## flow/config.mk

```make
export PLATFORM = sky130hd
export DESIGN_NAME = top
export DESIGN_NICKNAME = top
export VERILOG_FILES = /design/flow/design.v
export SDC_FILE = /design/flow/constraint.sdc
export NUM_CORES = 4
export LEC_CHECK = 0
export CAP_MARGIN = 20
export CORE_MARGIN = 2
export CORE_UTILIZATION = 72
export CTS_CLUSTER_SIZE = 63
export HOLD_SLACK_MARGIN = 0.29
export PLACE_DENSITY_LB_ADDON = 0.0
export SETUP_SLACK_MARGIN = -0.54
export SLEW_MARGIN = 20
export TNS_END_PERCENT = 5
```

## flow/constraint.sdc

```tcl
create_clock -name core_clock -period 6.18 [get_ports {clk}]
set_input_delay 1.2360 -clock core_clock [delete_from_list [all_inputs] [get_ports {clk}]]
set_output_delay 1.2360 -clock core_clock [all_outputs]
set_load 0.01 [all_outputs]
```

## flow/design.v

```verilog
module CLBP
#(
    parameter INT_WIDTH     = 9,
    parameter FRAC_WIDTH    = 16
)
(
    input                                       clk,
    input                                       rst,
    input                                       enable,
    output reg  [11:0]                          gray_addr,
    output reg                                  gray_OE,
    input       [7:0]                           gray_data,
    output reg  [11:0]                          lbp_addr,
    output reg                                  lbp_WEN,
    output reg  [7:0]                           lbp_data,
    output reg  [(INT_WIDTH+FRAC_WIDTH)-1:0]    theta,  
    output reg                                  theta_valid,
    input       [(INT_WIDTH+FRAC_WIDTH)-1:0]    cos_data,
    input                                       cos_valid,
    input       [(INT_WIDTH+FRAC_WIDTH)-1:0]    sin_data,
    input                                       sin_valid,
    output reg                                  finish
    );  
    parameter state_bit = 4;
    reg [state_bit-1:0] cur_state;
    reg [state_bit-1:0] next_state;
    localparam [state_bit-1:0] UNENABLE = 4'd0;
    localparam [state_bit-1:0] READY = 4'd1;
    localparam [state_bit-1:0] WAIT_AND_READ = 4'd2;
    localparam [state_bit-1:0] BILINEAR_INTERPOLATION = 4'd3;
    localparam [state_bit-1:0] WRITE = 4'd4;
    localparam [state_bit-1:0] FINISH = 4'd5;
    reg [11:0] addr;
    reg [7:0] center_value;
    reg [3:0] counter;
    reg [2:0] k;
    reg signed [(INT_WIDTH+FRAC_WIDTH)-1:0] rx;
    reg signed [(INT_WIDTH+FRAC_WIDTH)-1:0] ry;
    reg signed [(INT_WIDTH+FRAC_WIDTH)-1:0] x_1;
    reg signed [(INT_WIDTH+FRAC_WIDTH)-1:0] x_2;
    reg signed [(INT_WIDTH+FRAC_WIDTH)-1:0] y_1;
    reg signed [(INT_WIDTH+FRAC_WIDTH)-1:0] y_2;
    reg signed [(INT_WIDTH+FRAC_WIDTH)-1:0] tx;
    reg signed [(INT_WIDTH+FRAC_WIDTH)-1:0] ty;
    reg signed [((INT_WIDTH+FRAC_WIDTH)*2)-1:0] w;  
    reg signed [((INT_WIDTH+FRAC_WIDTH)*2+8)-1:0] neighbor;  
    parameter [(INT_WIDTH+FRAC_WIDTH)-1:0] PI = 25'd205887;
    parameter signed [(INT_WIDTH+FRAC_WIDTH)-1:0] ONE = 25'd65536;
    parameter signed [(INT_WIDTH+FRAC_WIDTH)-1:0] ZERO = 25'd0;
	always @(posedge clk or posedge rst) begin
        if (rst) begin
            cur_state <= UNENABLE;
            addr <= 12'd0;
            gray_addr <= 12'd0;
            gray_OE <= 1'd0;
            lbp_addr <= 12'd0;
            lbp_WEN <= 1'd0;
            lbp_data <= 8'd0;
			theta_valid<= 1'd0;
            finish <= 1'd0;
        end
        else begin
            cur_state <= next_state;
            case (cur_state)
                UNENABLE: begin
                    addr <= 12'd0;
                    gray_addr <= 12'd0;
                    gray_OE <= 1'd0;
                    lbp_addr <= 12'd0;
                    lbp_WEN <= 1'd0;
                    lbp_data <= 8'd0;
                    theta_valid<= 1'd0;
                    finish <= 1'd0;
                end
                READY: begin
                    center_value <= 8'd0;  
                    gray_addr <= addr;
                    gray_OE <= 1'd1;
                    theta <= 25'd0;
                    theta_valid <= 1'd0;
                    lbp_addr <= 12'd0;
                    lbp_WEN <= 1'd0;
                    lbp_data <= 8'd0;
                    counter <= 4'd0;
                    k <= 3'd0;
                end
                WAIT_AND_READ: begin
                    if (counter == 4'd1) begin 
                        counter <= 4'd0;  
						center_value <= gray_data;
                    end
                    else
                        counter <= 4'd1;  
                end
                BILINEAR_INTERPOLATION: begin
                    if (counter == 4'd11)
                        counter <= 4'd0;
                    else
                        counter <= counter + 4'd1;
                    case (counter)
                        4'd0: begin
                            theta_valid <= 1'd1;
                            theta <= ((PI << 1) * k) >>> 3;
                            neighbor <= 58'd0;
                        end
                        4'd2: begin
                            if (cos_data == 25'd65535) 
                                rx <= ONE;
                            else if (cos_data == -25'd65535) 
                                rx <= -ONE;
                            else 
                                rx <= cos_data;
                            if (sin_data == 25'd65535) 
                                ry <= ONE;
                            else if (sin_data == -25'd65535)
                                ry <= -ONE;
                            else 
                                ry <= sin_data;
                        end
                        4'd3: begin
                            rx <= rx * 3'd3;  
                            ry <= -(ry * 3'd3);  
                        end
                        4'd4: begin
                            x_1 <= {rx[24:16], 16'd0};
                            x_2 <= (rx[15:0]) ? {rx[24:16] + 9'd1, 16'd0} : rx;
                            y_1 <= {ry[24:16], 16'd0};
                            y_2 <= (ry[15:0]) ? {ry[24:16] + 9'd1, 16'd0} : ry;
                        end
                        4'd5: begin
                            if (x_1[24] == 1'd0 && y_1[24] == 1'd0) begin
                                gray_addr <= addr + {y_1[21:16], x_1[21:16]};
                            end
                            else if (x_1[24] == 1'd1 && y_1[24] == 1'd0) begin
                                gray_addr <= addr + {y_1[21:16], 6'd0} - {4'd0, (~x_1[23:16]+8'd1)};
                            end
                            else if (x_1[24] == 1'd0 && y_1[24] == 1'd1) begin
                                gray_addr <= addr - {(~y_1[23:16]+8'd1) << 6} + {6'd0, x_1[21:16]};
                            end
                            else begin
                                gray_addr <= addr - {(~y_1[23:16]+8'd1) << 6} - {4'd0, (~x_1[23:16]+8'd1)};
                            end
                            tx <= rx - x_1;
                            ty <= ry - y_1;
                        end
                        4'd6: begin
                            if (x_1[24] == 1'd0 && y_2[24] == 1'd0) begin
                                gray_addr <= addr + {y_2[21:16], x_1[21:16]};
                            end
                            else if (x_1[24] == 1'd1 && y_2[24] == 1'd0) begin
                                gray_addr <= addr + {y_2[21:16], 6'd0} - {4'd0, (~x_1[23:16]+8'd1)};
                            end
                            else if (x_1[24] == 1'd0 && y_2[24] == 1'd1) begin
                                gray_addr <= addr - {(~y_2[23:16]+8'd1) << 6} + {6'd0, x_1[21:16]};
                            end
                            else begin
                                gray_addr <= addr - {(~y_2[23:16]+8'd1) << 6} - {4'd0, (~x_1[23:16]+8'd1)};
                            end
                            w <= {25'd0, (ONE - tx)} * {25'd0, (ONE - ty)};
                        end
                        4'd7: begin
                            if (x_2[24] == 1'd0 && y_1[24] == 1'd0) begin
                                gray_addr <= addr + {y_1[21:16], x_2[21:16]};
                            end
                            else if (x_2[24] == 1'd1 && y_1[24] == 1'd0) begin
                                gray_addr <= addr + {y_1[21:16], 6'd0} - {4'd0, (~x_2[23:16]+8'd1)};
                            end
                            else if (x_2[24] == 1'd0 && y_1[24] == 1'd1) begin
                                gray_addr <= addr - {(~y_1[23:16]+8'd1) << 6} + {6'd0, x_2[21:16]};
                            end
                            else begin
                                gray_addr <= addr - {(~y_1[23:16]+8'd1) << 6} - {4'd0, (~x_2[23:16]+8'd1)};
                            end
                            neighbor <= neighbor + gray_data * w[40:16];
                            w <= {25'd0, tx} * {25'd0, (ONE - ty)};
                        end
                        4'd8: begin
                            if (x_2[24] == 1'd0 && y_2[24] == 1'd0) begin
                                gray_addr <= addr + {y_2[21:16], x_2[21:16]};
                            end
                            else if (x_2[24] == 1'd1 && y_2[24] == 1'd0) begin
                                gray_addr <= addr + {y_2[21:16], 6'd0} - {4'd0, (~x_2[23:16]+8'd1)};
                            end
                            else if (x_2[24] == 1'd0 && y_2[24] == 1'd1) begin
                                gray_addr <= addr - {(~y_2[23:16]+8'd1) << 6} + {6'd0, x_2[21:16]};
                            end
                            else begin
                                gray_addr <= addr - {(~y_2[23:16]+8'd1) << 6} - {4'd0, (~x_2[23:16]+8'd1)};
                            end
                            neighbor <= neighbor + gray_data * w[40:16];
                            w <= {25'd0, (ONE - tx)} * {25'd0, ty};
                        end
                        4'd9: begin
                            neighbor <= neighbor + gray_data * w[40:16];
                            w <= {25'd0, tx} * {25'd0, ty};
                        end
                        4'd10: begin
                            neighbor <= neighbor + gray_data * w[40:16]; 
                        end
                        4'd11: begin
                            if (neighbor[15]) begin
                                if ((neighbor[23:16]+8'd1) >= center_value)
                                    lbp_data[k] <= 1'd1;
                            end
                            else begin
                                if (neighbor[23:16] >= center_value)
                                    lbp_data[k] <= 1'd1;
                            end
                            if (k < 3'd7) begin
                                k <= k + 3'd1;
                            end
						end
						default: begin
						end
                    endcase
                end
                WRITE: begin
                    if (k == 3'd0) begin
                        lbp_WEN <= 1'd1;
                        lbp_data <= 8'd0;
                        lbp_addr <= addr;
                    end
                    else begin
                        lbp_WEN <= 1'd1;
                        lbp_addr <= addr;
                    end
                    addr <= addr + 12'd1;
                end
                FINISH: begin
                    finish <= 1'd1;
                end
            endcase
        end
    end
    always @(*) begin
        case (cur_state)
            UNENABLE: begin
                if (enable) 
                    next_state = READY;
                else
                    next_state = UNENABLE;
            end
            READY: begin
                if (addr[11:6] == 6'd0  || addr[11:6] == 6'd1  || addr[11:6] == 6'd2 ||
                        addr[5:0] == 6'd0   || addr[5:0] == 6'd1   || addr[5:0] == 6'd2  || 
                        addr[5:0] == 6'd61  || addr[5:0] == 6'd62  || addr[5:0] == 6'd63 || 
                        addr[11:6] == 6'd61 || addr[11:6] == 6'd62 || addr[11:6] == 6'd63) begin
                    next_state = WRITE;
                end
                else begin
                    next_state = WAIT_AND_READ;
                end
            end
            WAIT_AND_READ: begin
                if (counter == 4'd1)
                    next_state = BILINEAR_INTERPOLATION;
                else
                    next_state = WAIT_AND_READ;
            end
            BILINEAR_INTERPOLATION: begin
                if (k == 3'd7 && counter == 4'd11)
                    next_state = WRITE;
                else
                    next_state = BILINEAR_INTERPOLATION;
            end
            WRITE: begin
                if (addr == 12'd4095) begin
                    next_state = FINISH;
                end 
                else begin
                    next_state = READY;
                end
            end
            FINISH: begin
                next_state = UNENABLE;
            end
            default: begin
                next_state = UNENABLE;
            end
        endcase
    end
endmodule
module HCU(
    input               clk,
    input               rst,
    input               mode,
    input               enable,
    input   [3:0]       gridX,
    input   [3:0]       gridY,
    output  reg         lbp_ren,
    output  reg [11:0]  lbp_addr,
    input       [7:0]   lbp_rdata,
    output  reg         hist_wen_train,
    output  reg [7:0]   hist_wdata_train,
    output  reg [20:0]  hist_addr_train, 
    output  reg         hist_ren_train,
    input   [7:0]       hist_rdata_train,
    output  reg         hist_wen_predict,
    output  reg [7:0]   hist_wdata_predict,
    output  reg [13:0]  hist_addr_predict,
    output  reg         hist_ren_predict,
    input   [7:0]       hist_rdata_predict,
    output  reg         done
    );
	parameter state_bit = 4;
    reg [state_bit-1:0] cur_state;
    reg [state_bit-1:0] next_state;
    localparam [state_bit-1:0] UNENABLE = 4'd0;
    localparam [state_bit-1:0] INITIAL_HIST = 4'd1;
    localparam [state_bit-1:0] INITIAL_HIST_ADDR = 4'd2;
    localparam [state_bit-1:0] INITIAL_HIST_END = 4'd3;
    localparam [state_bit-1:0] SEND_LBP_ADDR = 4'd4;
    localparam [state_bit-1:0] WAIT_LBP_DATA = 4'd5;
    localparam [state_bit-1:0] SEND_HIST_ADDR = 4'd6;
    localparam [state_bit-1:0] WAIT_HIST_DATA = 4'd7;
    localparam [state_bit-1:0] WRITE_HIST_DATA = 4'd8;
    localparam [state_bit-1:0] NEXT_ADDR = 4'd9;
    reg [11:0] lbp_addr_counter; 
    reg [20:0] hist_addr_counter; 
    always @(posedge clk or posedge rst) begin
        if (rst) begin
            cur_state <= UNENABLE;
            lbp_ren <= 1'd0;
            lbp_addr <= 12'd0;
            hist_wen_train <= 1'd0;
            hist_wdata_train <= 8'd0;
            hist_addr_train <= 21'd0;
            hist_ren_train <= 1'd0;
            hist_wen_predict <= 1'd0;
            hist_wdata_predict <= 8'd0;
            hist_addr_predict <= 14'd0;
            hist_ren_predict <= 1'd0;
            lbp_addr_counter <= 12'd0;
            hist_addr_counter <= 21'd0;
			done <= 1'd0;
        end
        else begin
            cur_state <= next_state;
            case (cur_state)
                UNENABLE: begin
                    lbp_ren <= 1'd0;
                    lbp_addr <= 12'd0;
                    done <= 1'd0;
                    if (mode) begin
                        hist_addr_counter <= 21'd0;
                        hist_addr_predict <= hist_addr_counter;
                    end
                    else begin
                        hist_addr_train <= hist_addr_counter;
                    end
                end
                INITIAL_HIST: begin
                    if (mode) begin
                        hist_wen_predict <= 1'd1;
                        hist_wdata_predict <= 8'd0;
                    end
                    else begin
                        hist_wen_train <= 1'd1;
                        hist_wdata_train <= 8'd0;
                    end
                end
                INITIAL_HIST_ADDR: begin
                    if (mode) begin
                        hist_addr_predict <= hist_addr_predict + 14'd1;
                    end
                    else begin
                        hist_addr_train <= hist_addr_train + 21'd1;
                    end
                end
                INITIAL_HIST_END: begin
                    if (mode) begin
                        hist_wen_predict <= 1'd0;
                    end
                    else begin
                        hist_wen_train <= 1'd0;
                    end
                end
                SEND_LBP_ADDR: begin
                    lbp_ren <= 1'd1;
                end
                SEND_HIST_ADDR: begin
                    lbp_ren <= 1'd0;
                    if (mode) begin
                        hist_addr_predict <= hist_addr_counter[13:0] + {6'd0, lbp_rdata}; 
                    end
                    else begin
                        hist_addr_train <= hist_addr_counter + {13'd0, lbp_rdata}; 
                    end
                end
                WAIT_HIST_DATA: begin
                    if (mode) begin
                        hist_ren_predict <= 1'd1;
                    end
                    else begin
                        hist_ren_train <= 1'd1;
                    end
                end
                WRITE_HIST_DATA: begin
                    if (mode) begin
                        hist_ren_predict <= 1'd0;
                        hist_wen_predict <= 1'd1;
                        hist_wdata_predict <= hist_rdata_predict + 8'd1;
                    end
                    else begin
                        hist_ren_train <= 1'd0;
                        hist_wen_train <= 1'd1;
                        hist_wdata_train <= hist_rdata_train + 8'd1;
                    end
                end
                NEXT_ADDR: begin
                    if (mode) begin
                        hist_wen_predict <= 1'd0; 
                    end
                    else begin
                        hist_wen_train <= 1'd0; 
                    end
                    if (lbp_addr == 12'd4095) begin 
                        lbp_addr <= lbp_addr + 12'd1;
                        lbp_addr_counter <= lbp_addr + 12'd1;
                        hist_addr_counter <= hist_addr_counter + 21'd256; 
                        done <= 1'd1;
                    end
                    else if (lbp_addr[8:0] == 9'd511) begin 
                        lbp_addr <= lbp_addr + 12'd1;
                        lbp_addr_counter <= lbp_addr + 12'd1;
                        hist_addr_counter <= hist_addr_counter + 21'd256; 
                    end
                    else if (lbp_addr[8:0] == lbp_addr_counter[8:0] + 9'd455) begin 
                        lbp_addr <= lbp_addr_counter + 12'd8;
                        lbp_addr_counter <= lbp_addr_counter + 12'd8;
                        hist_addr_counter <= hist_addr_counter + 21'd256; 
                    end
                    else if (lbp_addr[2:0] == lbp_addr_counter[2:0] + 3'd7) begin 
                        lbp_addr <= lbp_addr + 12'd57;
                    end
                    else begin 
                        lbp_addr <= lbp_addr + 12'd1;
                    end
                end
                default: ;
            endcase
        end
    end
    always @(*) begin
        case (cur_state)
            UNENABLE: begin
                if (enable) 
                    next_state = INITIAL_HIST;
                else
                    next_state = UNENABLE;
            end
            INITIAL_HIST: begin
                if (mode) begin
                    if (hist_addr_predict == 14'd16383) begin
                        next_state = INITIAL_HIST_END;
                    end
                    else begin
                        next_state = INITIAL_HIST_ADDR;
                    end
                end
                else begin
                    if (hist_addr_train == hist_addr_counter + 21'd16383) begin
                        next_state = INITIAL_HIST_END;
                    end
                    else begin
                        next_state = INITIAL_HIST_ADDR;
                    end
                end
            end
            INITIAL_HIST_ADDR: begin
                next_state = INITIAL_HIST;
            end
            INITIAL_HIST_END: begin
                next_state = SEND_LBP_ADDR;
            end
            SEND_LBP_ADDR: begin
                next_state = SEND_HIST_ADDR;
            end
            SEND_HIST_ADDR: begin
                next_state = WAIT_HIST_DATA;
            end
            WAIT_HIST_DATA: begin
                next_state = WRITE_HIST_DATA;
            end
            WRITE_HIST_DATA: begin
                next_state = NEXT_ADDR;
            end
            NEXT_ADDR: begin
                if (lbp_addr == 12'd4095) begin 
                    next_state = UNENABLE;
                end
                else begin
                    next_state = SEND_LBP_ADDR;
                end
            end
            default: begin
                next_state = UNENABLE;
            end
        endcase
    end
endmodule
module DCU(
    input               clk,
    input               rst,
    input               enable,
    input   [20:0]      hist_addr_offset,
    output  reg [20:0]  hist_addr_train,
    output  reg         hist_ren_train,
    input   [7:0]       hist_rdata_train, 
    output  reg [13:0]  hist_addr_predict,
    output  reg         hist_ren_predict,
    input   [7:0]       hist_rdata_predict, 
    output  reg [17:0]  distance, 
    output  reg         valid
);
    parameter state_bit = 3;
    reg [state_bit-1:0] cur_state;
    reg [state_bit-1:0] next_state;
    localparam [state_bit-1:0] UNENABLE = 3'd0;
    localparam [state_bit-1:0] INITIAL_HIST_ADDR = 3'd1;
    localparam [state_bit-1:0] WAIT_HIST_DATA = 3'd2;
    localparam [state_bit-1:0] CAL_DISTANCE = 3'd3;
    localparam [state_bit-1:0] FINISH = 3'd4;
    always @(posedge clk or posedge rst) begin
        if (rst) begin
            cur_state <= UNENABLE;
            hist_addr_train <= 21'd0;
            hist_ren_train <= 1'd0;
            hist_addr_predict <= 14'd0;
            hist_ren_predict <= 1'd0;
            distance <= 18'd0;
            valid <= 1'd0;
        end
        else begin
            cur_state <= next_state;
            case (cur_state)
                UNENABLE: begin
                    hist_addr_train <= 21'd0; 
                    hist_ren_train <= 1'd0;
                    hist_addr_predict <= 14'd0;
                    hist_ren_predict <= 1'd0;
                    distance <= 18'd0;
                    valid <= 1'd0;
                end
                INITIAL_HIST_ADDR: begin 
                    hist_addr_train <= hist_addr_offset;
                end
                WAIT_HIST_DATA: begin
                    hist_ren_train <= 1'd1;
                    hist_ren_predict <= 1'd1;
                end
                CAL_DISTANCE: begin
                    hist_addr_train <= hist_addr_train + 21'd1;
                    hist_ren_train <= 1'd0;
                    hist_addr_predict <= hist_addr_predict + 14'd1;
                    hist_ren_predict <= 1'd0;
                    distance <= distance + ((hist_rdata_predict - hist_rdata_train) * (hist_rdata_predict - hist_rdata_train));
                end
                FINISH: begin
                    valid <= 1'd1;
                end
                default: ;
            endcase
        end
    end
    always @(*) begin
        case (cur_state)
            UNENABLE: begin
                if (enable) begin
                    next_state = INITIAL_HIST_ADDR;
                end
                else begin
                    next_state = UNENABLE;
                end
            end
            INITIAL_HIST_ADDR: begin
                next_state = WAIT_HIST_DATA;
            end
            WAIT_HIST_DATA: begin 
                next_state = CAL_DISTANCE;
            end
            CAL_DISTANCE: begin
                if (hist_addr_predict == 14'd16383) begin
                    next_state = FINISH;
                end
                else begin
                    next_state = WAIT_HIST_DATA;
                end
            end
            FINISH: begin
                next_state = UNENABLE;
            end
            default: begin
                next_state = UNENABLE;
            end
        endcase
    end
endmodule   
module Comparator(
    input                   clk,
    input                   rst,
    input                   enable,
    input   [7:0]           histcount,
    input                   dcu_valid,
    input   [17:0]          distance,
    input   [4:0]           id,
    output  reg             id_ren,
    output  reg [7:0]       id_counter, 
    output  reg             dcu_enable,
    output  reg [4:0]       label,
    output  reg [17:0]      minDistance,
    output  reg [20:0]      hist_addr_offset,
    output  reg             done
);
    parameter state_bit = 3;
    reg [state_bit-1:0] cur_state;
    reg [state_bit-1:0] next_state;
    localparam [state_bit-1:0] UNENABLE = 3'd0;
    localparam [state_bit-1:0] DCU_ENABLE = 3'd1;
    localparam [state_bit-1:0] DCU_PROC = 3'd2;
    always @(posedge clk or posedge rst) begin
        if (rst) begin
            cur_state <= UNENABLE;
            id_ren <= 1'd0;
            id_counter <= 8'd0;
            label <= 5'd0;
            minDistance <= 18'd0;
            hist_addr_offset <= 21'd0;
            done <= 1'd0;
        end
        else begin
            cur_state <= next_state;
            case (cur_state)
                UNENABLE: begin
                    id_ren <= 1'd0;
                    id_counter <= 8'd0;
                    minDistance <= 18'd262143; 
                    hist_addr_offset <= 21'd0;
                    done <= 1'd0;
                end
                DCU_ENABLE: begin
                    hist_addr_offset <= {id_counter[6:0], 14'd0}; 
                    id_ren <= 1'd1;
                end
                DCU_PROC: begin
                    if (dcu_valid) begin
                        if (distance < minDistance) begin
                            minDistance <= distance; 
                            label <= id;
                        end
                        if (id_counter + 8'd1 == histcount) begin
                            done <= 1'd1;
                        end
                        id_ren <= 1'd0;
                        id_counter <= id_counter + 8'd1;
                    end
                end
                default: ;
            endcase
        end
    end
    always @(*) begin
        case (cur_state)
            UNENABLE: begin
                if (enable) begin
                    next_state = DCU_ENABLE;
                end
                else begin
                    next_state = UNENABLE;
                end
            end
            DCU_ENABLE: begin
                next_state = DCU_PROC;
            end
            DCU_PROC: begin
                if (dcu_valid) begin
                    if (id_counter + 8'd1 == histcount) begin
                        next_state = UNENABLE;
                    end
                    else begin
                        next_state = DCU_ENABLE;
                    end
                end
                else begin
                    next_state = DCU_PROC;
                end
            end
            default: next_state = UNENABLE;
        endcase
    end
    always @(*) begin
        case (cur_state)
            DCU_ENABLE: dcu_enable = 1'd1;
            default: dcu_enable = 1'd0;
        endcase
    end
endmodule
module Controller(
    input               clk,
    input               rst,
    input               mode,
    input               enable,
    input               valid,
    input   [4:0]       id,
    output  reg [7:0]   id_addr,
    output  reg [4:0]   id_wdata,
    output  reg         id_wen,
	output	reg			lbp_enable,
	input   			lbp_finish,
	output  reg			ram_clbp,
    input   [3:0]       gridX_i,     
    input   [3:0]       gridY_i,        
    output  reg         hcu_enable,
    output  reg [3:0]   gridX_o,
    output  reg [3:0]   gridY_o,  
    input               hcu_finish,      
    input               comparator_finish,
    output  reg         comparator_enable,
    output  reg         ram_comp
);
    parameter state_bit = 3;
    reg [state_bit-1:0] cur_state;
    reg [state_bit-1:0] next_state;
    localparam [state_bit-1:0] UNENABLE = 3'd0;
    localparam [state_bit-1:0] CLBP_ENABLE = 3'd1;
    localparam [state_bit-1:0] CLBP_PROC = 3'd2;
    localparam [state_bit-1:0] HCU_TRAIN_ENABLE = 3'd3;
    localparam [state_bit-1:0] HCU_TRAIN_PROC = 3'd4;
    localparam [state_bit-1:0] WAIT_ID_VALID = 3'd5;
    localparam [state_bit-1:0] COMPARATOR_ENABLE = 3'd6;
    localparam [state_bit-1:0] COMPARATOR_PROC = 3'd7;
    always @(posedge clk or posedge rst) begin
        if (rst) begin
            cur_state <= UNENABLE;
            gridX_o <= 4'd0; 
            gridY_o <= 4'd0; 
            id_addr <= 8'd0;
            id_wdata <= 5'd0;
            id_wen <= 1'd0;
        end
        else begin
            cur_state <= next_state;
            case (cur_state)
                UNENABLE: begin
                    gridX_o <= 4'd8; 
                    gridY_o <= 4'd8; 
                    id_wdata <= id; 
                end
                CLBP_ENABLE: begin
                    if (mode == 1'd0) begin
                        id_wen <= 1'd1;
                    end
                end
                CLBP_PROC: begin
                    if (mode == 1'd0) begin
                        id_wen <= 1'd0;
                    end
                end
                HCU_TRAIN_ENABLE: begin
                    if (mode == 1'd0) begin
                        id_addr <= id_addr + 8'd1;
                    end
                end
                HCU_TRAIN_PROC: begin
                end
                WAIT_ID_VALID: begin
                    id_wdata <= id; 
                end
                COMPARATOR_ENABLE: begin
                end
                COMPARATOR_PROC: begin
                end
                default: ;
            endcase
        end
    end
    always @(*) begin
        case (cur_state)
            UNENABLE: begin
                if (enable) begin
                    next_state = CLBP_ENABLE;
                end
                else begin
                    next_state = UNENABLE;
                end
            end
            CLBP_ENABLE: begin
				next_state = CLBP_PROC;
            end
            CLBP_PROC: begin
                if (lbp_finish) begin
                    next_state = HCU_TRAIN_ENABLE;
                end
                else begin
                    next_state = CLBP_PROC;
                end
            end
            HCU_TRAIN_ENABLE: begin
                next_state = HCU_TRAIN_PROC;
            end
            HCU_TRAIN_PROC: begin
                if (hcu_finish) begin
                    next_state = WAIT_ID_VALID;
                end
                else begin
                    next_state = HCU_TRAIN_PROC;
                end
            end
            WAIT_ID_VALID: begin
                if (mode) begin
                    next_state = COMPARATOR_ENABLE;
                end
                else begin
                    next_state = CLBP_ENABLE;
                end
            end
            COMPARATOR_ENABLE: begin
                next_state = COMPARATOR_PROC;
            end
            COMPARATOR_PROC: begin
                if (comparator_finish) begin
                    next_state = CLBP_ENABLE;
                end
                else begin
                    next_state = COMPARATOR_PROC;
                end
            end
            default: next_state = UNENABLE;
        endcase
    end
    always @(*) begin
        case (cur_state)
            CLBP_ENABLE: begin
                lbp_enable = 1'd1;
            end
            default: begin
                lbp_enable = 1'd0;
            end
        endcase
    end
    always @(*) begin
        case (cur_state)
            HCU_TRAIN_ENABLE, HCU_TRAIN_PROC: ram_clbp = 1'd1;
            default: ram_clbp = 1'd0;
        endcase
    end
    always @(*) begin
        case (cur_state)
            HCU_TRAIN_ENABLE: hcu_enable = 1'd1;
            default: hcu_enable = 1'd0;
        endcase
    end
    always @(*) begin
        case (cur_state)
            COMPARATOR_ENABLE: comparator_enable = 1'd1;
            default: comparator_enable = 1'd0;
        endcase
    end
    always @(*) begin
        case (cur_state)
            COMPARATOR_ENABLE, COMPARATOR_PROC: ram_comp = 1'd1;
            default: ram_comp = 1'd0;
        endcase
    end
endmodule
module top(
    input           clk,
    input           rst,
    input           enable,
    input           mode,
    input           valid, 
    input   [4:0]   id,
    input   [3:0]   gridX,
    input   [3:0]   gridY,
	output 	[11:0]	gray_addr,
	output			gray_ren,
	input	[7:0]	gray_rdata,
    output  [11:0]  lbp_addr,
    output          lbp_wen,
	output			lbp_ren,
    input   [7:0]   lbp_rdata,
	output	[7:0] 	lbp_wdata,
	output	[24:0]	theta,
	output			theta_valid,
	input	[24:0]	cos_data,
	input			cos_valid,
	input	[24:0]	sin_data,
	input			sin_valid,
	output			lbp_finish,
    output  [7:0]   id_addr,
    output  [4:0]   id_wdata,
    output          id_wen,
    output          id_ren,
    input   [4:0]   id_rdata,
    output  [20:0]  hist_addr_train,
    output  [7:0]   hist_wdata_train,
    output          hist_wen_train,
    output          hist_ren_train,
    input   [7:0]   hist_rdata_train,
    output  [13:0]  hist_addr_predict,
    output  [7:0]   hist_wdata_predict,
    output          hist_wen_predict,
    output          hist_ren_predict,
    input   [7:0]   hist_rdata_predict,  
    output          hcu_finish,
    output          done,
    output  [4:0]   label,
    output  [17:0]  minDistance
);
    wire clbp_enable;
    wire [11:0] clbp_lbp_addr;
    wire clbp_lbp_wen;
    wire [7:0] clbp_lbp_wdata;
    wire hcu_enable;
    wire hcu_lbp_ren;
    wire [11:0] hcu_lbp_addr;
    wire [20:0] hcu_hist_addr_train;
    wire hcu_hist_ren_train;
    wire [13:0] hcu_hist_addr_predict;
    wire hcu_hist_ren_predict;
    wire [3:0] gridX_o;
    wire [3:0] gridY_o;
    wire dcu_enable;
    wire [20:0] dcu_hist_addr_train;
    wire dcu_hist_ren_train;
    wire [13:0] dcu_hist_addr_predict;
    wire dcu_hist_ren_predict;
    wire comparator_finish;
    wire comparator_enable;
    wire ram_comp;
    wire ram_clbp;
    wire [7:0] controller_id_addr;
    wire [7:0] comparator_id_addr;
    wire [20:0] hist_addr_offset;
    wire [17:0] distance;
    wire dcu_valid;
    CLBP M1(.clk(clk), .rst(rst), .enable(clbp_enable), 
            .gray_addr(gray_addr), .gray_OE(gray_ren), .gray_data(gray_rdata),
            .lbp_addr(clbp_lbp_addr), .lbp_WEN(clbp_lbp_wen), .lbp_data(clbp_lbp_wdata), 
            .theta(theta), .theta_valid(theta_valid),
            .cos_data(cos_data), .cos_valid(cos_valid), .sin_data(sin_data), .sin_valid(sin_valid),
            .finish(lbp_finish));
    HCU M2(.clk(clk), .rst(rst), .mode(mode), .enable(hcu_enable), .gridX(gridX_o), .gridY(gridY_o), 
           .lbp_ren(hcu_lbp_ren), .lbp_addr(hcu_lbp_addr), .lbp_rdata(lbp_rdata), 
           .hist_wen_train(hist_wen_train), .hist_wdata_train(hist_wdata_train), .hist_addr_train(hcu_hist_addr_train), .hist_ren_train(hcu_hist_ren_train), .hist_rdata_train(hist_rdata_train),
           .hist_wen_predict(hist_wen_predict), .hist_wdata_predict(hist_wdata_predict), .hist_addr_predict(hcu_hist_addr_predict), .hist_ren_predict(hcu_hist_ren_predict), .hist_rdata_predict(hist_rdata_predict),
           .done(hcu_finish));
    Controller M3(.clk(clk), .rst(rst), .mode(mode), .enable(enable), .valid(valid),
                  .id(id), .id_addr(controller_id_addr), .id_wdata(id_wdata), .id_wen(id_wen),
                  .lbp_enable(clbp_enable), .lbp_finish(lbp_finish), .ram_clbp(ram_clbp),
                  .gridX_i(gridX), .gridY_i(gridY), .hcu_enable(hcu_enable), .gridX_o(gridX_o), .gridY_o(gridY_o), .hcu_finish(hcu_finish),      
                  .comparator_finish(done), .comparator_enable(comparator_enable), .ram_comp(ram_comp));
    DCU M4(.clk(clk), .rst(rst), .enable(dcu_enable), .hist_addr_offset(hist_addr_offset),
           .hist_addr_train(dcu_hist_addr_train), .hist_ren_train(dcu_hist_ren_train), .hist_rdata_train(hist_rdata_train),
           .hist_addr_predict(dcu_hist_addr_predict), .hist_ren_predict(dcu_hist_ren_predict), .hist_rdata_predict(hist_rdata_predict), 
           .distance(distance), .valid(dcu_valid));
    Comparator M5(.clk(clk), .rst(rst), .enable(comparator_enable),
                  .histcount(controller_id_addr), .dcu_valid(dcu_valid), .distance(distance),
                  .id(id_rdata), .id_ren(id_ren), .id_counter(comparator_id_addr), 
                  .dcu_enable(dcu_enable), .label(label), .minDistance(minDistance), .hist_addr_offset(hist_addr_offset), .done(done));
    assign lbp_addr = (ram_clbp) ? hcu_lbp_addr : clbp_lbp_addr;
    assign lbp_wen = (ram_clbp) ? 1'd0 : clbp_lbp_wen;
    assign lbp_wdata = (ram_clbp) ? 8'd0 : clbp_lbp_wdata;
    assign lbp_ren = (ram_clbp) ? hcu_lbp_ren : 1'd0;
    assign hist_addr_train = (ram_comp) ? dcu_hist_addr_train : hcu_hist_addr_train;
    assign hist_ren_train = (ram_comp) ? dcu_hist_ren_train : hcu_hist_ren_train;
    assign hist_addr_predict = (ram_comp) ? dcu_hist_addr_predict : hcu_hist_addr_predict;
    assign hist_ren_predict = (ram_comp) ? dcu_hist_ren_predict : hcu_hist_ren_predict;
    assign id_addr = (ram_comp) ? comparator_id_addr : controller_id_addr;
endmodule
```

## flow/run.sh

```bash
#!/bin/bash
# the make line also repeats each setting of config.mk as NAME=value (left out here)
make -C /OpenROAD-flow-scripts/flow DESIGN_CONFIG=/design/flow/config.mk WORK_HOME=/design/flow/orfs CLKGATE_MAP_FILE= finish
```

==> reports/qor.json, run 1 <==
{
  "clock_tree": {
    "cts.path.max_buffers": 3,
    "clock_latency_ns": 0.70,
    "post_cts_hold_buffer_count": 0,
    "h-tree-depth": 2,
    "clock_sink_count": 492,
    "cts_tree": "built",
    "numCtsBuffers": 57,
    "clkSlewWorstSetupHoldPaths_ns": 0.07,
    "cts-root-buf": "sky130_fd_sc_hd__clkbuf_16"
  },
  "logic_synthesis": {
    "yosys_warnings": 5,
    "synth.cell_area_um2": 113000,
    "edf_count": 210,
    "syn_avg_cell_area_um2": 8.88,
    "flop_cell": "sky130_fd_sc_hd__dfrtp_1",
    "synth.cellmix.adderShare_pct": 48.2,
    "top_cell_area_share_pct": 38.2,
    "post_synth_inst_count": 12666,
    "yosys_area_um2": 113000,
    "synth_top_cells_by_count": "sky130_fd_sc_hd__inv_1, sky130_fd_sc_hd__fa_1, sky130_fd_sc_hd__nand2_1",
    "ys_top_logic_family": "adder cells",
    "asyncSetResetFlopFracSynth_pct": 57.3,
    "ys_cells": 12666,
    "synth_seq_share_pct": 11.9,
    "synth.most_common_cell": "sky130_fd_sc_hd__inv_1",
    "yosys.area_share.simple_pct": 15.8,
    "ys_types": 84,
    "synth.area.mux_share_pct": 0.851,
    "ys.flops": 492,
    "synthDominantAreaCellType": "sky130_fd_sc_hd__fa_1",
    "aoi_share_pct": 7.38,
    "ys_sh_xor_pct": 5.05,
    "area_leaders": "sky130_fd_sc_hd__fa_1, sky130_fd_sc_hd__ha_1, sky130_fd_sc_hd__inv_1"
  },
  "place": {
    "gpl.final_weighted_congestion": 1.05,
    "placed_cells": 15435,
    "dpl.hpwl_um": 298000,
    "port-buffer-count": 245
  },
  "timing": {
    "final.setup.tns_ns": -95.32,
    "max_slew_margin_pct": 28.7,
    "fin_worst_skew_ns": 0.0430,
    "rsz0062_at_grt": "yes",
    "layout_setup_ws_ns": -3.26,
    "tightest_slew_ns": 1.06,
    "final-setup-viol-count": 49,
    "finalWorstPathRequiredPeriod_ns": 9.44,
    "finalCritPeriodShare_pct": 153,
    "timing_hold_violations_final": 0,
    "fmax_achieved_ghz": 0.106,
    "final-max-slew-violation-count": 0
  },
  "setup_path": {
    "worstPathMaxFanout": 6,
    "crit_family": "adder cells",
    "reg2reg_setup_slack_ns": -3.26,
    "crit_path_end_kind": "flip-flop",
    "start_kind": "flip-flop",
    "crit_path_max_incr_delay_ns": 0.67,
    "highest_delay_cell_along_the_critical_path": "sky130_fd_sc_hd__fa_2",
    "crit-reg2reg-launch": "M1.tx[7]",
    "worstSetupStartpoint": "M1.tx[7]",
    "crit-reg2reg-capture": "M1.w[38]",
    "timing.critical_path.arrival_ns": 9.88,
    "worstSetupPathType": "flip-flop to flip-flop",
    "crit_path_frequent_cell": "sky130_fd_sc_hd__fa_1",
    "cp.buffers_inverters": 5,
    "cp.depth": 31,
    "worst_setup_path_endpoint": "M1.w[38]",
    "cp.required_ns": 6.62,
    "worst_r2r_path_depth": 31
  },
  "pwr": {
    "p_clk_uw": 3880,
    "top_power_group": "combinational logic",
    "switching_share_pct": 45.2,
    "power_sequential_uw": 3880,
    "peakVddDrop_mv": 1.85,
    "p_comb_share_pct": 70.2,
    "p_switching_uw": 11800,
    "power.internal_uw": 14300,
    "power.leakage_uw": 0.0641,
    "comb-power_uw": 18300,
    "power.share.clock_pct": 14.9,
    "power_per_cell_area_nw_per_um2": 203,
    "pwr-share-seq_pct": 14.9
  },
  "finish": {
    "final-instance-count-excl-fill": 15582,
    "area.growth.synth_to_final_pct": 14.0,
    "design.final.nets": 16620
  },
  "global_route": {
    "grt_util_all_layers_pct": 49.3,
    "grt_overflow": 0,
    "first_global_vias": 107387,
    "grt_pass1_wl_um": 595000,
    "antenna_violations_before_repair": 19,
    "pin_count_of_the_biggest_net_entering_global_routing": 185
  },
  "floorplan": {
    "die_height_um": 399,
    "rows": 145,
    "placeableCoreArea_um2": 156000,
    "pin_count": 264,
    "chip_area_um2": 159000,
    "die_width_um": 399,
    "initCoreUtil_pct": 72.3
  },
  "drt": {
    "dr.first_iter.drc_count": 11630,
    "wirelength_um": 394000,
    "route.detailed.drc": 0,
    "firstDrtPassIters": 10,
    "antenna_violating_nets_post_route": 0,
    "viasPerCell": 6.35,
    "route.vias.total": 98889,
    "wl_per_cell_um": 25.3
  },
  "flow_run": {
    "number_of_warnings_in_the_stage_logs": 87,
    "max_cap_violations": 0
  },
  "worst_hold_path": {
    "hold_path.class": "flip-flop to flip-flop",
    "hold_path_startpoint": "M2.cur_state[2]",
    "whs_path_depth": 0,
    "whs_endpoint": "M2.cur_state[4]"
  },
  "outcome": {
    "run_status": "finished with violations",
    "check.faults": "setup timing"
  }
}
==> final cells by class <==
cell class	instances	area (µm²)
inverters	2554	9590
clock buffers	74	1560
fillers	8658	27400
multi-input cells	8957	88700
well taps	2058	2570
flip-flops and latches	492	13400
clock inverters	32	458
repair buffers	1399	12000
diodes	16	40.0
==> layer usage <==
layer	up-vias	global-route usage [%]	part of all wire, %
met3	2809	14.8	13
met4	22	38.8	10
li1	40202	-	-
met1	48022	57.7	32
met5	-	0	0.038
met2	7834	76.2	45
==> per-stage QoR <==
stage | hold slack [ns] | instance area, µm² | power (µW) | worst slack, ns | utilization, %
floorplan | 0.352 | 113000 | 13600 | -3.11 | -
global placement | 0.364 | 125000 | 18500 | -3.30 | 80.1
detailed placement | 0.373 | 125000 | 19800 | -3.45 | 80.1
CTS | 0.387 | 128000 | 24400 | -2.98 | 82.0
global route | 0.392 | 128000 | 27000 | -3.43 | 82.4
finish | 0.380 | 128000 | 26100 | -3.26 | 82.4
==> repair_timing <==
item | in CTS | in global routing
setup buffers | 15 | 11
pin swaps | 75 | 48
resized | 176 | 101
setup endpoints to repair | 46 | 45
==> run 2, diff against run 1 <==
Settings changed: CAP_MARGIN 20 to 10, CTS_CLUSTER_SIZE 63 to 50, HOLD_SLACK_MARGIN 0.29 to unset, PLACE_DENSITY_LB_ADDON 0.0 to unset, SETUP_SLACK_MARGIN -0.54 to unset, TNS_END_PERCENT 5 to unset.
Clock period 6.18 ns to 7.74 ns, I/O delays scaled along.
==> run 2 against run 1 <==
Still fails the layout checks on setup timing. Highest routed layer unchanged. Count of clock-buffer cells in the layout up 7. Largest power group unchanged. Synthesized area is the same. Critical path type unchanged. Hold slack worse by 0.0033 ns.
==> reports/qor.json, run 2 <==
{
  "drt": {
    "viasPerCell": {"value": 6.27, "change": "-1.1%"},
    "route.detailed.drc": {"value": 0, "change": "unchanged"},
    "dr.first_iter.drc_count": {"value": 11521, "change": "-0.94%"},
    "route.vias.total": {"value": 97563, "change": "-1.3%"},
    "firstDrtPassIters": {"value": 10, "change": "unchanged"},
    "antenna_violating_nets_post_route": {"value": 0, "change": "unchanged"},
    "wirelength": {"value": 387000, "unit": "µm", "change": "-1.8%"},
    "wl_per_cell": {"value": 24.9, "unit": "µm", "change": "-1.6%"}
  },
  "logic_synthesis": {
    "edf_count": {"value": 210, "change": "unchanged"},
    "top_cell_area_share": {"value": 38.2, "unit": "%", "change": "unchanged"},
    "ys.flops": {"value": 492, "change": "unchanged"},
    "synth.most_common_cell": "sky130_fd_sc_hd__inv_1",
    "aoi_share": {"value": 7.38, "unit": "%", "change": "unchanged"},
    "synth.cell_area": {"value": 113000, "unit": "µm²", "change": "unchanged"},
    "yosys_area": {"value": 113000, "unit": "µm²", "change": "unchanged"},
    "area_leaders": "sky130_fd_sc_hd__fa_1, sky130_fd_sc_hd__ha_1, sky130_fd_sc_hd__inv_1",
    "synth.area.mux_share": {"value": 0.851, "unit": "%", "change": "unchanged"},
    "synth_top_cells_by_count": "sky130_fd_sc_hd__inv_1, sky130_fd_sc_hd__fa_1, sky130_fd_sc_hd__nand2_1",
    "asyncSetResetFlopFracSynth": {"value": 57.3, "unit": "%", "change": "unchanged"},
    "yosys_warnings": {"value": 5, "change": "unchanged"},
    "yosys.area_share.simple": {"value": 15.8, "unit": "%", "change": "unchanged"},
    "syn_avg_cell_area": {"value": 8.88, "unit": "µm²", "change": "unchanged"},
    "synth.cellmix.adderShare": {"value": 48.2, "unit": "%", "change": "unchanged"},
    "ys_top_logic_family": "adder cells",
    "ys_cells": {"value": 12666, "change": "unchanged"},
    "synthDominantAreaCellType": "sky130_fd_sc_hd__fa_1",
    "synth_seq_share": {"value": 11.9, "unit": "%", "change": "unchanged"},
    "flop_cell": "sky130_fd_sc_hd__dfrtp_1",
    "ys_sh_xor": {"value": 5.05, "unit": "%", "change": "unchanged"},
    "post_synth_inst_count": {"value": 12666, "change": "unchanged"},
    "ys_types": {"value": 84, "change": "unchanged"}
  },
  "clock_tree": {
    "clkSlewWorstSetupHoldPaths": {"value": 0.06, "unit": "ns", "change": "about the same"},
    "numCtsBuffers": {"value": 57, "change": "unchanged"},
    "h-tree-depth": {"value": 2, "change": "unchanged"},
    "cts_tree": "built",
    "post_cts_hold_buffer_count": {"value": 0, "change": "unchanged"},
    "cts.path.max_buffers": {"value": 3, "change": "unchanged"},
    "clock_latency": {"value": 0.70, "unit": "ns", "change": "about the same"},
    "cts-root-buf": "sky130_fd_sc_hd__clkbuf_16",
    "clock_sink_count": {"value": 492, "change": "unchanged"}
  },
  "floorplan": {
    "chip_area": {"value": 159000, "unit": "µm²", "change": "unchanged"},
    "die_width": {"value": 399, "unit": "µm", "change": "unchanged"},
    "die_height": {"value": 399, "unit": "µm", "change": "unchanged"},
    "rows": {"value": 145, "change": "unchanged"},
    "pin_count": {"value": 264, "change": "unchanged"},
    "placeableCoreArea": {"value": 156000, "unit": "µm²", "change": "unchanged"},
    "initCoreUtil": {"value": 72.3, "unit": "%", "change": "unchanged"}
  },
  "timing": {
    "rsz0062_at_grt": "yes",
    "final-max-slew-violation-count": {"value": 0, "change": "unchanged"},
    "final-setup-viol-count": {"value": 27, "change": "-45%"},
    "tightest_slew": {"value": 1.17, "unit": "ns", "change": "+0.115 ns"},
    "max_slew_margin": {"value": 21.5, "unit": "%", "change": "-7.3 points"},
    "layout_setup_ws": {"value": -1.56, "unit": "ns", "change": "+1.70 ns"},
    "fmax_achieved": {"value": 0.108, "unit": "GHz", "change": "+1.5%"},
    "finalCritPeriodShare": {"value": 120, "unit": "%", "change": "-33 points"},
    "fin_worst_skew": {"value": 0.0477, "unit": "ns", "change": "+0.00468 ns"},
    "finalWorstPathRequiredPeriod": {"value": 9.30, "unit": "ns", "change": "-0.143 ns"},
    "timing_hold_violations_final": {"value": 0, "change": "unchanged"}
  },
  "setup_path": {
    "crit_path_frequent_cell": "sky130_fd_sc_hd__fa_1",
    "worst_setup_path_endpoint": "M1.w[39]",
    "crit_family": "adder cells",
    "timing.critical_path.arrival": {"value": 9.69, "unit": "ns", "change": "-0.19 ns"},
    "crit-reg2reg-launch": "M1.ty[1]",
    "cp.depth": {"value": 35, "change": "+13%"},
    "start_kind": "flip-flop",
    "worst_r2r_path_depth": {"value": 35, "change": "+13%"},
    "worstPathMaxFanout": {"value": 7, "change": "+1"},
    "worstSetupPathType": "flip-flop to flip-flop",
    "cp.required": {"value": 8.13, "unit": "ns", "change": "+1.51 ns"},
    "highest_delay_cell_along_the_critical_path": "sky130_fd_sc_hd__or4b_4",
    "reg2reg_setup_slack": {"value": -1.56, "unit": "ns", "change": "+1.70 ns"},
    "worstSetupStartpoint": "M1.ty[1]",
    "crit-reg2reg-capture": "M1.w[39]",
    "crit_path_max_incr_delay": {"value": 0.60, "unit": "ns", "change": "-0.07 ns"},
    "crit_path_end_kind": "flip-flop",
    "cp.buffers_inverters": {"value": 8, "change": "+3"}
  },
  "place": {
    "postPlaceCellArea": {"value": 124000, "unit": "µm²", "change": "-0.43%"},
    "post-place-ws": {"value": -1.77, "unit": "ns", "change": "+1.69 ns"},
    "gpl.final_weighted_congestion": {"value": 1.06, "change": "+0.83%"},
    "dpl.hpwl": {"value": 291000, "unit": "µm", "change": "-2.2%"},
    "port-buffer-count": {"value": 245, "change": "unchanged"}
  },
  "pwr": {
    "power.internal": {"value": 12200, "unit": "µW", "change": "-15%"},
    "top_power_group": "combinational logic",
    "peakVddDrop": {"value": 1.11, "unit": "mV", "change": "-40%"},
    "power.share.clock": {"value": 13.3, "unit": "%", "change": "-1.6 points"},
    "comb-power": {"value": 15900, "unit": "µW", "change": "-13%"},
    "power_per_cell_area": {"value": 169, "unit": "nW/µm²", "change": "-17%"},
    "p_comb_share": {"value": 72.7, "unit": "%", "change": "+2.5 points"},
    "power.leakage": {"value": 0.0642, "unit": "µW", "change": "+0.10%"},
    "p_switching": {"value": 9750, "unit": "µW", "change": "-17%"},
    "p_clk": {"value": 2910, "unit": "µW", "change": "-25%"},
    "pwr-share-seq": {"value": 14.0, "unit": "%", "change": "-0.9 points"},
    "switching_share": {"value": 44.5, "unit": "%", "change": "-0.67 points"},
    "power_sequential": {"value": 3080, "unit": "µW", "change": "-21%"}
  },
  "finish": {
    "area.growth.synth_to_final_pct": 15.0,
    "multiInputGateArea": {"value": 89800, "unit": "µm²", "change": "+1.2%"},
    "design.final.nets": {"value": 16584, "change": "-0.22%"},
    "final_design_area_no_fill": {"value": 129000, "unit": "µm²", "change": "+0.83%"},
    "regArea": {"value": 13400, "unit": "µm²", "change": "unchanged"},
    "fillCellCount": {"value": 8905, "change": "+2.9%"}
  },
  "global_route": {
    "grt_overflow": {"value": 0, "change": "unchanged"},
    "pin_count_of_the_biggest_net_entering_global_routing": {"value": 124, "change": "-33%"},
    "antenna_violations_before_repair": {"value": 25, "change": "+6"},
    "grt_util_all_layers": {"value": 48.4, "unit": "%", "change": "-0.94 points"},
    "first_global_vias": {"value": 103719, "change": "-3.4%"},
    "grt_pass1_wl": {"value": 583000, "unit": "µm", "change": "-2.0%"}
  },
  "flow_run": {
    "number_of_warnings_in_the_stage_logs": {"value": 87, "change": "unchanged"},
    "max_cap_violations": {"value": 0, "change": "unchanged"}
  },
  "worst_hold_path": {
    "hold_path_startpoint": "M4.cur_state[2]",
    "hold_path.class": "flip-flop to flip-flop",
    "whs_path_depth": {"value": 0, "change": "unchanged"},
    "whs_endpoint": "M4.cur_state[4]"
  },
  "outcome": {
    "run_status": "finished with violations",
    "check.faults": "setup timing"
  }
}
run 2: metal layers:
layer | wire, µm | global-route usage [%]
met1 | 125000 | 57.2
met2 | 171000 | 74.0
met3 | 48300 | 13.5
met4 | 42200 | 40.1
met5 | 159 | 0
run 2: timing repair:
action                     in CTS  in global routing
setup endpoints to repair      29                 32
pin swaps                     163                214
gates resized                 230                265
setup buffers                  86                 49
gates cloned                    4                  1
run 2: area by class of cell:
class                   count  share of cell area (%)
multi-input cells        8958                    69.4
flip-flops and latches    492                    10.3
repair buffers           1362                    9.34
inverters                2554                    7.42
well taps                2058                    1.99
clock buffers              81                    1.27
clock inverters            27                   0.236
diodes                     16                  0.0310
run 2: metrics by stage:
step           cells  TNS [ns]  utilization, %  hold WS, ns  total power, µW
3_3_place_gp   15302    -33.28            79.8        0.365            14700
3_5_place_dp   15303    -39.25            79.8        0.368            15500
2_1_floorplan  12672    -10.28               -        0.352            11200
6_report       15548    -28.91            83.1        0.377            21900
4_1_cts        15492    -22.87            82.2        0.378            19500
5_1_grt        15536    -31.70            83.1        0.396            23000
==> run 3, diff against run 2 <==
Settings changed: CAP_MARGIN 10 to 20, CTS_CLUSTER_SIZE 50 to unset, PLACE_DENSITY_LB_ADDON set to 0.27, SETUP_SLACK_MARGIN set to 3.53.
Clock period 7.74 ns to 12.4 ns, I/O delays scaled along.
==> run 3 against run 2 <==
The run now finishes clean. Synthesized area unchanged. Count of clock-buffer cells in the layout up 3. Die size unchanged. Sequential power down 38%. Non-clock buffer count down 690. Clock skew up 0.0011 ns. Combinational power down 52%. Sequential share of layout area up 0.43 points. Design area down 4.0%. Critical endpoint is now M1.w[38].
==> reports/qor.json, run 3 <==
{
  "floorplan": {
    "die_width": {"value": 399, "unit": "µm", "change": "unchanged"},
    "chip_area": {"value": 159000, "unit": "µm²", "change": "unchanged"},
    "initCoreUtil": {"value": 72.3, "unit": "%", "change": "unchanged"},
    "die_height": {"value": 399, "unit": "µm", "change": "unchanged"},
    "placeableCoreArea": {"value": 156000, "unit": "µm²", "change": "unchanged"},
    "pin_count": {"value": 264, "change": "unchanged"},
    "rows": {"value": 145, "change": "unchanged"}
  },
  "logic_synthesis": {
    "ys_types": {"value": 84, "change": "unchanged"},
    "syn_avg_cell_area": {"value": 8.88, "unit": "µm²", "change": "unchanged"},
    "synthDominantAreaCellType": "sky130_fd_sc_hd__fa_1",
    "ys_sh_xor": {"value": 5.05, "unit": "%", "change": "unchanged"},
    "asyncSetResetFlopFracSynth": {"value": 57.3, "unit": "%", "change": "unchanged"},
    "yosys.area_share.simple": {"value": 15.8, "unit": "%", "change": "unchanged"},
    "edf_count": {"value": 210, "change": "unchanged"},
    "post_synth_inst_count": {"value": 12666, "change": "unchanged"},
    "area_leaders": "sky130_fd_sc_hd__fa_1, sky130_fd_sc_hd__ha_1, sky130_fd_sc_hd__inv_1",
    "synth.cell_area": {"value": 113000, "unit": "µm²", "change": "unchanged"},
    "yosys_area": {"value": 113000, "unit": "µm²", "change": "unchanged"},
    "yosys_warnings": {"value": 5, "change": "unchanged"},
    "ys_top_logic_family": "adder cells",
    "synth.cellmix.adderShare": {"value": 48.2, "unit": "%", "change": "unchanged"},
    "synth.area.mux_share": {"value": 0.851, "unit": "%", "change": "unchanged"},
    "synth_top_cells_by_count": "sky130_fd_sc_hd__inv_1, sky130_fd_sc_hd__fa_1, sky130_fd_sc_hd__nand2_1",
    "top_cell_area_share": {"value": 38.2, "unit": "%", "change": "unchanged"},
    "synth_seq_share": {"value": 11.9, "unit": "%", "change": "unchanged"},
    "flop_cell": "sky130_fd_sc_hd__dfrtp_1",
    "ys_cells": {"value": 12666, "change": "unchanged"},
    "aoi_share": {"value": 7.38, "unit": "%", "change": "unchanged"},
    "ys.flops": {"value": 492, "change": "unchanged"},
    "synth.most_common_cell": "sky130_fd_sc_hd__inv_1"
  },
  "worst_hold_path": {
    "hold_path.class": "flip-flop to flip-flop",
    "whs_endpoint": "M2.cur_state[4]",
    "hold_path_startpoint": "M2.cur_state[2]",
    "whs_path_depth": {"value": 0, "change": "unchanged"}
  },
  "timing": {
    "fin_worst_skew": {"value": 0.0488, "unit": "ns", "change": "+0.00112 ns"},
    "rsz0062_at_grt": "yes",
    "fmax_achieved": {"value": 0.103, "unit": "GHz", "change": "-4.3%"},
    "final-max-slew-violation-count": {"value": 0, "change": "unchanged"},
    "timing_hold_violations_final": {"value": 0, "change": "unchanged"},
    "layout_setup_ws": {"value": 2.68, "unit": "ns", "change": "+4.24 ns"},
    "finalCritPeriodShare": {"value": 78.4, "unit": "%", "change": "-42 points"},
    "max_slew_margin": {"value": 17.8, "unit": "%", "change": "-3.7 points"},
    "final.setup.tns": {"value": 0, "unit": "ns", "change": "+28.91 ns"},
    "finalWorstPathRequiredPeriod": {"value": 9.72, "unit": "ns", "change": "+0.421 ns"},
    "tightest_slew": {"value": 1.23, "unit": "ns", "change": "+0.0603 ns"},
    "final-setup-viol-count": {"value": 0, "change": "-100%"},
    "fin_worst_hold_slack": {"value": 0.385, "unit": "ns", "change": "+0.00820 ns"}
  },
  "pwr": {
    "power.internal": {"value": 6340, "unit": "µW", "change": "-48%"},
    "power.total": {"value": 11400, "unit": "µW", "change": "-48%"},
    "pwr-share-seq": {"value": 16.8, "unit": "%", "change": "+2.8 points"},
    "top_power_group": "combinational logic",
    "comb-power": {"value": 7670, "unit": "µW", "change": "-52%"},
    "power_per_cell_area": {"value": 91.8, "unit": "nW/µm²", "change": "-46%"},
    "power_sequential": {"value": 1920, "unit": "µW", "change": "-38%"},
    "power.share.clock": {"value": 15.9, "unit": "%", "change": "+2.6 points"},
    "switching_share": {"value": 44.3, "unit": "%", "change": "-0.16 points"},
    "peakVddDrop": {"value": 0.912, "unit": "mV", "change": "-18%"},
    "p_switching": {"value": 5050, "unit": "µW", "change": "-48%"},
    "p_comb_share": {"value": 67.3, "unit": "%", "change": "-5.4 points"},
    "p_clk": {"value": 1810, "unit": "µW", "change": "-38%"},
    "power.leakage": {"value": 0.0610, "unit": "µW", "change": "-5.0%"}
  },
  "setup_path": {
    "cp.required": {"value": 12.78, "unit": "ns", "change": "+4.65 ns"},
    "reg2reg_setup_slack": {"value": 2.68, "unit": "ns", "change": "+4.24 ns"},
    "cp.depth": {"value": 32, "change": "-8.6%"},
    "worstPathMaxFanout": {"value": 27, "change": "+20"},
    "crit_path_max_incr_delay": {"value": 0.62, "unit": "ns", "change": "+0.02 ns"},
    "timing.critical_path.arrival": {"value": 10.10, "unit": "ns", "change": "+0.41 ns"},
    "worst_r2r_path_depth": {"value": 32, "change": "-8.6%"},
    "highest_delay_cell_along_the_critical_path": "sky130_fd_sc_hd__nor2_1",
    "crit_path_end_kind": "flip-flop",
    "start_kind": "flip-flop",
    "crit_path_frequent_cell": "sky130_fd_sc_hd__fa_1",
    "worstSetupStartpoint": "M1.tx[5]",
    "crit_family": "adder cells",
    "worst_setup_path_endpoint": "M1.w[38]",
    "crit-reg2reg-capture": "M1.w[38]",
    "worstSetupPathType": "flip-flop to flip-flop",
    "cp.buffers_inverters": {"value": 6, "change": "-2"},
    "crit-reg2reg-launch": "M1.tx[5]"
  },
  "clock_tree": {
    "clock_sink_count": {"value": 492, "change": "unchanged"},
    "h-tree-depth": {"value": 2, "change": "unchanged"},
    "numCtsBuffers": {"value": 57, "change": "unchanged"},
    "cts-root-buf": "sky130_fd_sc_hd__clkbuf_16",
    "clkSlewWorstSetupHoldPaths": {"value": 0.06, "unit": "ns", "change": "about the same"},
    "post_cts_hold_buffer_count": {"value": 0, "change": "unchanged"},
    "clock_latency": {"value": 0.71, "unit": "ns", "change": "about the same"},
    "cts_tree": "built",
    "cts.path.max_buffers": {"value": 3, "change": "unchanged"}
  },
  "finish": {
    "final-instance-count-excl-fill": {"value": 14861, "change": "-4.4%"},
    "regArea": {"value": 13400, "unit": "µm²", "change": "unchanged"},
    "area.growth.synth_to_final_pct": 10.4,
    "design.final.nets": {"value": 15897, "change": "-4.1%"},
    "multiInputGateArea": {"value": 89700, "unit": "µm²", "change": "about the same"},
    "fillCellCount": {"value": 9553, "change": "+7.3%"}
  },
  "drt": {
    "dr.first_iter.drc_count": {"value": 10725, "change": "-6.9%"},
    "wirelength": {"value": 365000, "unit": "µm", "change": "-5.5%"},
    "viasPerCell": {"value": 6.33, "change": "+0.92%"},
    "antenna_violating_nets_post_route": {"value": 0, "change": "unchanged"},
    "route.detailed.drc": {"value": 0, "change": "unchanged"},
    "wl_per_cell": {"value": 24.6, "unit": "µm", "change": "-1.1%"},
    "firstDrtPassIters": {"value": 14, "change": "+4"},
    "route.vias.total": {"value": 94110, "change": "-3.5%"}
  },
  "place": {
    "post-place-ws": {"value": 1.82, "unit": "ns", "change": "+3.59 ns"},
    "dpl.hpwl": {"value": 256000, "unit": "µm", "change": "-12%"},
    "gpl.final_weighted_congestion": {"value": 1.04, "change": "-2.1%"},
    "placed_cells": {"value": 14510, "change": "-5.2%"},
    "port-buffer-count": {"value": 245, "change": "unchanged"}
  },
  "global_route": {
    "grt_overflow": {"value": 0, "change": "unchanged"},
    "antenna_violations_before_repair": {"value": 36, "change": "+44%"},
    "grt_pass1_wl": {"value": 552000, "unit": "µm", "change": "-5.3%"},
    "pin_count_of_the_biggest_net_entering_global_routing": {"value": 157, "change": "+27%"},
    "first_global_vias": {"value": 99463, "change": "-4.1%"},
    "grt_util_all_layers": {"value": 45.6, "unit": "%", "change": "-2.8 points"}
  },
  "flow_run": {
    "number_of_warnings_in_the_stage_logs": {"value": 85, "change": "-2.3%"},
    "max_cap_violations": {"value": 0, "change": "unchanged"}
  },
  "outcome": {
    "run_status": "finished clean"
  }
}
-- run 3: routing by layer --
layer  wire, µm  vias up  track usage, %  part of all wire (%)
met5        752        -            1.45                  0.21
met4      39000       50            36.3                    11
met3      48800     2322            14.4                    13
met2     160000     6633            69.5                    44
met1     116000    46340            53.3                    32
li1           -    38765               -                     -
-- run 3: final cells by class --
type,instances,area share [%]
repair buffers,672,5.52
diodes,17,0.0343
well taps,2058,2.07
clock buffers,84,1.42
flip-flops and latches,492,10.8
multi-input cells,8961,72.3
clock inverters,23,0.175
inverters,2554,7.76
-- run 3: repair_timing --
item,4_1_cts,5_1_grt
cloned,16,4
resized,351,188
buffers inserted,150,55
pin swaps,145,100
endpoints found under the setup margin,34,35
-- run 3: through the flow --
step / util [%] / cell area, µm²
floorplan: - / 113000
finish: 79.8 / 124000
global placement: 75.3 / 117000
detailed placement: 75.3 / 117000
global route: 79.8 / 124000
CTS: 78.8 / 123000
==> run 4, diff against run 3 <==
Settings changed: CAP_MARGIN 20 to 0, CELL_PAD_IN_SITES_DETAIL_PLACEMENT set to 2, CELL_PAD_IN_SITES_GLOBAL_PLACEMENT set to 3, CORE_UTILIZATION 72 to 51, HOLD_SLACK_MARGIN set to 0.19, MAX_ROUTING_LAYER set to met5, MIN_ROUTING_LAYER set to met2, PLACE_DENSITY_LB_ADDON 0.27 to unset, SETUP_SLACK_MARGIN 3.53 to 2.23, TNS_END_PERCENT set to 85.
Clock period 12.4 ns to 11.1 ns, I/O delays scaled along.
==> run 4 against run 3 <==
The run now fails in global placement without I/O (3_1_place_gp_skip_io). Synthesized cell count unchanged. Die size grew 41%. Synthesized area did not move.
==> reports/qor.json, run 4 <==
{
  "logic_synthesis": {
    "ys_cells": {"value": 12666, "change": "unchanged"},
    "ys_top_logic_family": "adder cells",
    "synth.cellmix.adderShare": {"value": 48.2, "unit": "%", "change": "unchanged"},
    "synth_seq_share": {"value": 11.9, "unit": "%", "change": "unchanged"},
    "yosys_area": {"value": 113000, "unit": "µm²", "change": "unchanged"},
    "synth.area.mux_share": {"value": 0.851, "unit": "%", "change": "unchanged"},
    "ys_sh_xor": {"value": 5.05, "unit": "%", "change": "unchanged"},
    "syn_avg_cell_area": {"value": 8.88, "unit": "µm²", "change": "unchanged"},
    "asyncSetResetFlopFracSynth": {"value": 57.3, "unit": "%", "change": "unchanged"},
    "ys.flops": {"value": 492, "change": "unchanged"},
    "area_leaders": "sky130_fd_sc_hd__fa_1, sky130_fd_sc_hd__ha_1, sky130_fd_sc_hd__inv_1",
    "synth_top_cells_by_count": "sky130_fd_sc_hd__inv_1, sky130_fd_sc_hd__fa_1, sky130_fd_sc_hd__nand2_1",
    "yosys.area_share.simple": {"value": 15.8, "unit": "%", "change": "unchanged"},
    "edf_count": {"value": 210, "change": "unchanged"},
    "synthDominantAreaCellType": "sky130_fd_sc_hd__fa_1",
    "flop_cell": "sky130_fd_sc_hd__dfrtp_1",
    "synth.cell_area": {"value": 113000, "unit": "µm²", "change": "unchanged"},
    "synth.most_common_cell": "sky130_fd_sc_hd__inv_1",
    "ys_types": {"value": 84, "change": "unchanged"},
    "yosys_warnings": {"value": 5, "change": "unchanged"},
    "aoi_share": {"value": 7.38, "unit": "%", "change": "unchanged"},
    "post_synth_inst_count": {"value": 12666, "change": "unchanged"},
    "top_cell_area_share": {"value": 38.2, "unit": "%", "change": "unchanged"}
  },
  "floorplan": {
    "die_height": {"value": 474, "unit": "µm", "change": "+19%"},
    "chip_area": {"value": 224000, "unit": "µm²", "change": "+41%"},
    "die_width": {"value": 474, "unit": "µm", "change": "+19%"},
    "rows": {"value": 172, "change": "+19%"},
    "placeableCoreArea": {"value": 220000, "unit": "µm²", "change": "+41%"},
    "initCoreUtil": {"value": 51.3, "unit": "%", "change": "-21 points"}
  },
  "outcome": {
    "firstError": "[ERROR GPL-0301] Utilization 100.720 % exceeds 100%.",
    "outcome.stop_stage": "global placement without I/O (3_1_place_gp_skip_io)",
    "run_status": "stopped before the end"
  }
}
Power figures rest on the tool's default switching activity, not on a simulated workload.
